Setup of alpha:
## pixel_generation
module pixel_generation(
    input clk,                               
    input reset,                             
    input video_on,                          
    input [9:0] x, y,    
    input KEY_UP, KEY_DOWN, KEY_LEFT, KEY_RIGHT,
    output reg [11:0] rgb                    
    );
Size in the first run: roughly 1800 cells after synthesis, about 39 I/O pins, roughly 12000 um2 of cells after synthesis.
Settings: LEC_CHECK=0, CAP_MARGIN=0, CELL_PAD_IN_SITES_GLOBAL_PLACEMENT=1, CORE_ASPECT_RATIO=0.52, CORE_MARGIN=7, CORE_UTILIZATION=20, CTS_CLUSTER_DIAMETER=247, GPL_TIMING_DRIVEN=0, HOLD_SLACK_MARGIN=0.18, MAX_ROUTING_LAYER=met4, MIN_ROUTING_LAYER=met1, SETUP_SLACK_MARGIN=1.52, SLEW_MARGIN=20, TNS_END_PERCENT=20; clock period 6.62 ns.
run.sh (not shown) runs the stock make flow with config.mk's settings and CLKGATE_MAP_FILE=.
diff inputs: alpha => beta
--- a/flow/config.mk
+++ b/flow/config.mk
@@ -7,2 +7,3 @@
 export LEC_CHECK = 0
+export ABC_AREA = 1
 export CAP_MARGIN = 0
@@ -10,5 +11,5 @@
 export CORE_ASPECT_RATIO = 0.52
-export CORE_MARGIN = 7
+export CORE_MARGIN = 5
 export CORE_UTILIZATION = 20
-export CTS_CLUSTER_DIAMETER = 247
+export CTS_CLUSTER_DIAMETER = 269
 export GPL_TIMING_DRIVEN = 0
@@ -16,5 +17,5 @@
 export MAX_ROUTING_LAYER = met4
-export MIN_ROUTING_LAYER = met1
-export SETUP_SLACK_MARGIN = 1.52
+export MIN_ROUTING_LAYER = met2
+export SETUP_SLACK_MARGIN = 1.91
 export SLEW_MARGIN = 20
-export TNS_END_PERCENT = 20
+export TNS_END_PERCENT = 100
==> results <==
Between beta and alpha, it is beta whose area of the die is lower, by 5.0%. Compared with alpha, cell total after placement in beta increased by more than 10%. Higher post-CTS repair timing setup buffer count goes to beta over alpha. The cell resize tally after clock tree synthesis in beta was higher than what alpha gave. beta did not make it past 5_1_grt, where a tool error ended it.
The inputs of gamma differ from those of beta as listed below.
==> flow/config.mk <==
export PLATFORM = sky130hd
export DESIGN_NAME = pixel_generation
export DESIGN_NICKNAME = pixel_generation
export VERILOG_FILES = /design/flow/design.v
export SDC_FILE = /design/flow/constraint.sdc
export NUM_CORES = 4
export LEC_CHECK = 0
export ABC_AREA = 1
export CAP_MARGIN = 40
export CELL_PAD_IN_SITES_GLOBAL_PLACEMENT = 1
export CORE_ASPECT_RATIO = 0.52
export CORE_MARGIN = 10
export CORE_UTILIZATION = 20
export CTS_CLUSTER_DIAMETER = 392
export GPL_TIMING_DRIVEN = 1
export MAX_ROUTING_LAYER = met4
export MIN_ROUTING_LAYER = met1
export SETUP_SLACK_MARGIN = 1.91
export SLEW_MARGIN = 15
export TNS_END_PERCENT = 20
==> flow/constraint.sdc <==
create_clock -name core_clock -period 14.6 [get_ports {clk}]
set_input_delay 2.9200 -clock core_clock [delete_from_list [all_inputs] [get_ports {clk}]]
set_output_delay 2.9200 -clock core_clock [all_outputs]
set_load 0.01 [all_outputs]
Notes after the runs:
No stage failed in gamma, and the final checks on the layout all came back clean.
The initial core utilization on gamma is in line with that on beta.
Re setup fix buffers added after clock tree synthesis: gamma is 99 down on beta.
Horizontal extent of the die: gamma vs beta up 2.9%
Going from beta to gamma, number of enable-type register cells in the synthesized netlist roughly the same; post-detailed-placement half-perimeter wirelength now smaller; post-synth area from yosys stat did not really move; cell area after placement saw a decrease.
gamma vs. beta: total die size moved up; number of cell instances after yosys synthesis stayed essentially flat.
Input-level comparison between delta and gamma:
==> flow/config.mk <==
export PLATFORM = sky130hd
export DESIGN_NAME = pixel_generation
export DESIGN_NICKNAME = pixel_generation
export VERILOG_FILES = /design/flow/design.v
export SDC_FILE = /design/flow/constraint.sdc
export NUM_CORES = 4
export LEC_CHECK = 0
export CAP_MARGIN = 20
export CORE_MARGIN = 2
export CORE_UTILIZATION = 60
export SLEW_MARGIN = 20
==> flow/constraint.sdc <==
create_clock -name core_clock -period 5.0 [get_ports {clk}]
set_input_delay 1.0000 -clock core_clock [delete_from_list [all_inputs] [get_ports {clk}]]
set_output_delay 1.0000 -clock core_clock [all_outputs]
set_load 0.01 [all_outputs]
--- outcome ---
- In delta the implementation completed, yet the final layout does not meet the checks, the culprit being negative setup slack.
- Sort delta and gamma by fraction of standard cell area in multi-input logic, ascending, and delta comes first.
- Number of cell instances on the worst register-to-register path is lower on gamma
- Xor and xnor area share after synthesis, delta and gamma: larger value in delta
- In terms of clock transition time at the flip-flop clock pins of the worst setup and hold paths, delta and gamma differ only marginally.
- In the flow results for delta and gamma, the fraction of the core area covered by cells at the end of the flow is smaller on gamma.
- Non-clock buffer count (lower): gamma

* * *

## v29
Starting RTL as in the previous note.
clock: 5.72 ns
lec_check: 0
cap_margin: 20
core_margin: 2
core_utilization: 63
cts_cluster_diameter: 247
max_routing_layer: met4
min_routing_layer: met1
setup_slack_margin: 1.06
slew_margin: 20
tns_end_percent: 70
v29 | status: complete | timing, DRC, antenna: pass
Changes in v21 relative to v29:
Settings: CTS_CLUSTER_SIZE now 29, previously not set; PLACE_DENSITY_LB_ADDON now 0.26, previously not set; CORE_UTILIZATION now 72, was 63.
## What came out
When v21 is measured against v29, its post-CTS setup buffer count turns out 71% higher. Side by side, worst setup slack after placement turned out lower in v21 than in v29. Taking v29 as the reference, in v21 die height went down; number of synthesized flops with an enable pin did not really move; cell area after placement -about 0.8%; die area shows a reduction of 2400 um2; HPWL after detailed placement dropped 4.1%. Re aoi/oai-family share of the synthesized area: no difference whatsoever between v29 and v21. Comparing v29 against v21, there is no change at all in count of different cell masters after synthesis. v21: GRT-0116 in global routing (5_1_grt) -> run aborted. v21 gives less die width than v29 did.
Changes in v48 relative to v21:
Settings: changing SETUP_SLACK_MARGIN from 1.06 to -0.04; removing PLACE_DENSITY_LB_ADDON (formerly 0.26); changing CORE_UTILIZATION from 72 to 63; removing CTS_CLUSTER_SIZE (formerly 29); changing the clock period (ns, I/O delays scaled along) from 5.72 to 4.84.
Notes after the runs:
- v48 finished all stages; however, its layout fails the closing checks, the failures being negative setup slack.
- Placement-stage worst setup slack delta for v48 relative to v21: 0.72 ns lower
- v48 vs. v21: initial cell density of the core went down by 8.9 points.
- Detailed placer's ending HPWL ends up lower on v21.
- Looking at total die area across v21 and v48, the one that comes out lower is v21.

* * *

Setup of try-tundra:
Starting RTL as in the previous note.
clock: 6.02 ns
lec_check: 0
cap_margin: 20
core_margin: 2
core_utilization: 72
cts_cluster_size: 32
hold_slack_margin: 0.29
place_density_lb_addon: 0.0
setup_slack_margin: 0.87
slew_margin: 20
try-tundra failed in 5_1_grt with GRT-0232.
The inputs of try-violet differ from those of try-tundra as listed below.
- a deleted CTS_CLUSTER_SIZE that had been 32
- a deleted HOLD_SLACK_MARGIN that had been 0.29
- a deleted PLACE_DENSITY_LB_ADDON that had been 0.0
- a change of CORE_UTILIZATION from 72 to 40
- a deleted SETUP_SLACK_MARGIN that had been 0.87
- a change of the clock period (ns, I/O delays scaled along) from 6.02 to 8.71
## What came out
The flow did not stop early for try-violet: all stages ran, and the layout cleared the timing, DRC and antenna checks. Floorplan row count of try-violet exceeds that of try-tundra by more than a quarter. try-tundra → try-violet: total number of clock tree sinks has remained practically unchanged, initial core utilization went down. Number of standard cells after synthesis: try-violet vs try-tundra identical. The lower buffers inserted during post-CTS setup optimization came out of try-violet. Post-synthesis average cell area: try-tundra vs try-violet identical. Against try-tundra, try-violet reports a worst slack at placement that is higher. try-tundra -> try-violet: post-synthesis instance area delta 0, exact match. Comparing try-tundra against try-violet, there is no change at all in flip-flop and latch count after synthesis. Total core area (higher): try-violet. What try-violet reported for die size has to be multiplied by 0.56 to get the figure for try-tundra.
### try-violet -> try-quartz
- putting CTS_CLUSTER_SIZE at 99 where nothing was set
- putting CTS_CLUSTER_DIAMETER at 177 where nothing was set
- swapping 40 for 21 in CORE_UTILIZATION
- swapping 8.71 for 10.0 in the clock period (ns, I/O delays scaled along)
--- outcome ---
- try-quartz vs try-violet on data arrival time of the critical path: try-quartz is the higher one.
- From try-violet to try-quartz the numbers moved as follows: setup slack moved up; layout filler cell count higher.
Relative to try-quartz, the following input files were edited for try-pepper:
- CTS_CLUSTER_DIAMETER removed (was 177)
- MAX_ROUTING_LAYER newly set to met4
- CORE_UTILIZATION changed from 21 to 66
- CTS_CLUSTER_SIZE removed (was 99)
- the clock period (ns, I/O delays scaled along) changed from 10.0 to 9.58
Notes after the runs:
Total wirelength of the detailed-routed design: try-pepper < try-quartz. On cell area reported after detailed placement: between try-quartz and try-pepper, it ends up lower for try-pepper. For wire length the detailed router placed on met1, dividing the value from try-quartz by the value from try-pepper gives 1.3. The run showing the smaller count of clock-buffer cells in the layout is try-pepper. Taking try-pepper as 1.0, try-quartz lands at 1.05 on design area.
Setup changes, try-pepper to try-ember
- setting PLACE_DENSITY_LB_ADDON to 0.08 for the first time
- changing CORE_UTILIZATION from 66 to 70
- setting SETUP_SLACK_MARGIN to 2.74 for the first time
==> results <==
- Looking at first-pass GRT wire length across try-ember and try-pepper, the one that comes out lower is try-pepper.
- For die area, dividing the value from try-pepper by the value from try-ember gives 1.06.
- Going from try-pepper to try-ember, critical path data required time barely changed; synthesis-to-layout area growth climbed 3.5 points; post-DP HPWL barely changed.
- Summary — hold slack, try-ember relative to try-pepper: lower, by 8.8 ps.
- Highest cell delay on the worst timing path: try-ember vs try-pepper down 280 ps
diff inputs: try-ember => try-indigo
- CORE_UTILIZATION now 57, was 70
- SETUP_SLACK_MARGIN no longer set, was 2.74
- MAX_ROUTING_LAYER no longer set, was met4
- PLACE_DENSITY_LB_ADDON no longer set, was 0.08
- the clock period (ns, I/O delays scaled along) now 8.35, was 9.58
Changes observed in try-indigo relative to try-ember: count of cell instances traversed by the critical path up 3.
Of try-indigo and try-ember, try-indigo shows the higher HPWL after detailed placement, with try-ember below it.
try-indigo vs. try-ember: clock-buffer cell count shows an increase of 2, wire length on met1 shows an increase of about 15%.
Of try-indigo and try-ember, try-indigo shows the lower number of antenna cells inserted, with try-ember above it.
Looking only at global-route usage over all layers, and setting everything else aside, the lower value of try-indigo and try-ember goes to try-indigo.
try-ember vs try-indigo, start point of the critical path: x[7] vs x[2]
[try-indigo] non-clock buffer instance count of the final layout rose 6 relative to try-ember

* * *

pixel_generation again, from the RTL that the note above started with.
export LEC_CHECK = 0
export CAP_MARGIN = 20
export CELL_PAD_IN_SITES_DETAIL_PLACEMENT = 1
export CORE_ASPECT_RATIO = 1.26
export CORE_MARGIN = 4
export CORE_UTILIZATION = 62
export CTS_CLUSTER_DIAMETER = 118
export CTS_CLUSTER_SIZE = 66
export GPL_ROUTABILITY_DRIVEN = 1
export HOLD_SLACK_MARGIN = 0.28
export MIN_ROUTING_LAYER = met2
export PLACE_DENSITY_LB_ADDON = 0.03
export SETUP_SLACK_MARGIN = 1.78
export SLEW_MARGIN = 40
create_clock -name core_clock -period 9.97 [get_ports {clk}]
The baseline did not get past global routing (5_1_grt), error GRT-0116.
Rerun with:
- CELL_PAD_IN_SITES_DETAIL_PLACEMENT: 1 -> unset
- CORE_ASPECT_RATIO: 1.26 -> unset
- CORE_MARGIN: 4 -> 2
- CORE_UTILIZATION: 62 -> 29
- CTS_CLUSTER_DIAMETER: 118 -> unset
- CTS_CLUSTER_SIZE: 66 -> unset
- GPL_ROUTABILITY_DRIVEN: 1 -> unset
- HOLD_SLACK_MARGIN: 0.28 -> unset
- MIN_ROUTING_LAYER: met2 -> unset
- PLACE_DENSITY_LB_ADDON: 0.03 -> unset
- SETUP_SLACK_MARGIN: 1.78 -> unset
- SLEW_MARGIN: 40 -> 20
- clock period: 9.97 -> 14.6 ns (I/O delays scaled with it)
The changed run finished clean. Synthesized cell count stays the same. Die size rose by 98%. Area after synthesis is unchanged.
Rerun with:
- ABC_AREA: unset -> 1
- CAP_MARGIN: 20 -> 0
- CELL_PAD_IN_SITES_GLOBAL_PLACEMENT: unset -> 1
- CORE_ASPECT_RATIO: unset -> 0.52
- CORE_MARGIN: 2 -> 10
- CORE_UTILIZATION: 29 -> 20
- CTS_CLUSTER_DIAMETER: unset -> 392
- GPL_TIMING_DRIVEN: unset -> 0
- MAX_ROUTING_LAYER: unset -> met4
- MIN_ROUTING_LAYER: unset -> met2
- SETUP_SLACK_MARGIN: unset -> 1.91
- SLEW_MARGIN: 20 -> 15
- TNS_END_PERCENT: unset -> 20
Now the flow died in global routing (5_1_grt); area after synthesis came out lower by 1.9%; die area is higher by 62%; synthesized cell count increases by 28%.
Rerun with:
- ABC_AREA: 1 -> unset
- CAP_MARGIN: 0 -> 20
- CELL_PAD_IN_SITES_GLOBAL_PLACEMENT: 1 -> unset
- CORE_ASPECT_RATIO: 0.52 -> unset
- CORE_MARGIN: 10 -> 2
- CORE_UTILIZATION: 20 -> 66
- CTS_CLUSTER_DIAMETER: 392 -> unset
- GPL_TIMING_DRIVEN: 0 -> unset
- MIN_ROUTING_LAYER: met2 -> unset
- SETUP_SLACK_MARGIN: 1.91 -> 1.65
- SLEW_MARGIN: 15 -> 20
- TNS_END_PERCENT: 20 -> unset
- clock period: 14.6 -> 5.66 ns (I/O delays scaled with it)
Effect:
- The new run did not get past global routing (5_1_grt) with GRT-0232
- die size shrinks by 72%
- synthesized area grows by about 2%
- synthesized cell count shrinks by 22%
Rerun with:
- CORE_UTILIZATION: 66 -> 68
- CTS_CLUSTER_SIZE: unset -> 21
- MAX_ROUTING_LAYER: met4 -> unset
- SETUP_SLACK_MARGIN: 1.65 -> unset
- clock period: 5.66 -> 4.89 ns (I/O delays scaled with it)
With this change the flow finished with setup timing left.
Area after synthesis is unchanged.
Die area went down by 2.9%.
Synthesized cell count does not change.
Rerun with:
- CORE_UTILIZATION: 68 -> 58
- CTS_CLUSTER_SIZE: 21 -> unset
- clock period: 4.89 -> 8.23 ns (I/O delays scaled with it)
Result:
- The changed run finished with timing, DRC and antenna clean
- setup slack gets better by 0.66 ns
- wire length fell by a little under a tenth
- clock-buffer cell count is lower by 3
- die area came out higher by about a fifth
- flip-flop count is unchanged
- area after synthesis stays the same
- synthesized cell count is unchanged
- final area went down by about a fifth

* * *

run A:
Starting RTL as in the previous note.
// pixel_generation
module pixel_generation(
    input clk,                               
    input reset,                             
    input video_on,                          
    input [9:0] x, y,    
    input KEY_UP, KEY_DOWN, KEY_LEFT, KEY_RIGHT,
    output reg [11:0] rgb                    
    );
clock: 9.57 ns
lec_check: 0
cap_margin: 35
cell_pad_in_sites_global_placement: 1
core_aspect_ratio: 1.04
core_margin: 2
core_utilization: 40
cts_cluster_diameter: 23
cts_cluster_size: 44
hold_slack_margin: -0.01
setup_slack_margin: -0.73
slew_margin: 20
Run A | stages: all done | timing, DRC, antenna: all pass
--- input diff run A..run B ---
- CTS_CLUSTER_DIAMETER: 23 -> unset
- CELL_PAD_IN_SITES_GLOBAL_PLACEMENT: 1 -> unset
- CTS_CLUSTER_SIZE: 44 -> unset
- CAP_MARGIN: 35 -> 20
- CORE_ASPECT_RATIO: 1.04 -> unset
- SETUP_SLACK_MARGIN: -0.73 -> unset
- HOLD_SLACK_MARGIN: -0.01 -> unset
- the clock period (ns, I/O delays scaled along): 9.57 -> 10.0
- Diff run A -> run B: final design utilization shrank by 0.50 points; number of non-clock buffers went down 17%; number of clock buffer instances in the layout went up.
- Any difference in worst hold slack between run A and run B is small enough to ignore.
- Between run A and run B, worst setup slack increased.
- Relative to run A, post-route cell area has gone down in run B.
- Run B against run A; global-route wire length before repair is down by a little under 10%.
- The sequential share of layout area on run A is in line with that on run B.
Relative to run B, the following input files were edited for run C:
- SETUP_SLACK_MARGIN: unset -> 2.45
- the clock period (ns, I/O delays scaled along): 10.0 -> 8.71
Notes after the runs:
- Run C: count of filler cells inserted in the layout 3.6% below run B
- Run C: total half-perimeter wirelength after legalization and detailed placement 170 um below run B
- A highest metal layer with signal wires of met4 is what run C shows, while met5 belongs to run B.
- Run C closes out successfully: all stages finished, all timing, DRC and antenna checks passed.
- Actual transition at the worst max-transition pin in run C is 0.10 ns below run B.
- Compared with run B, in run C proportion of cell area occupied by multi-input gates shrank by 2.3 points; final cell count up 58; routed length on met1 now smaller; final area now sits higher.
- Run B -> run C: non-clock buffer count increased by more than half
- Where routed wire length is concerned, run B is better than run C.
- Summary of run C over run B: final clock period utilization by the worst path went down; worst reg-to-reg setup slack lower.
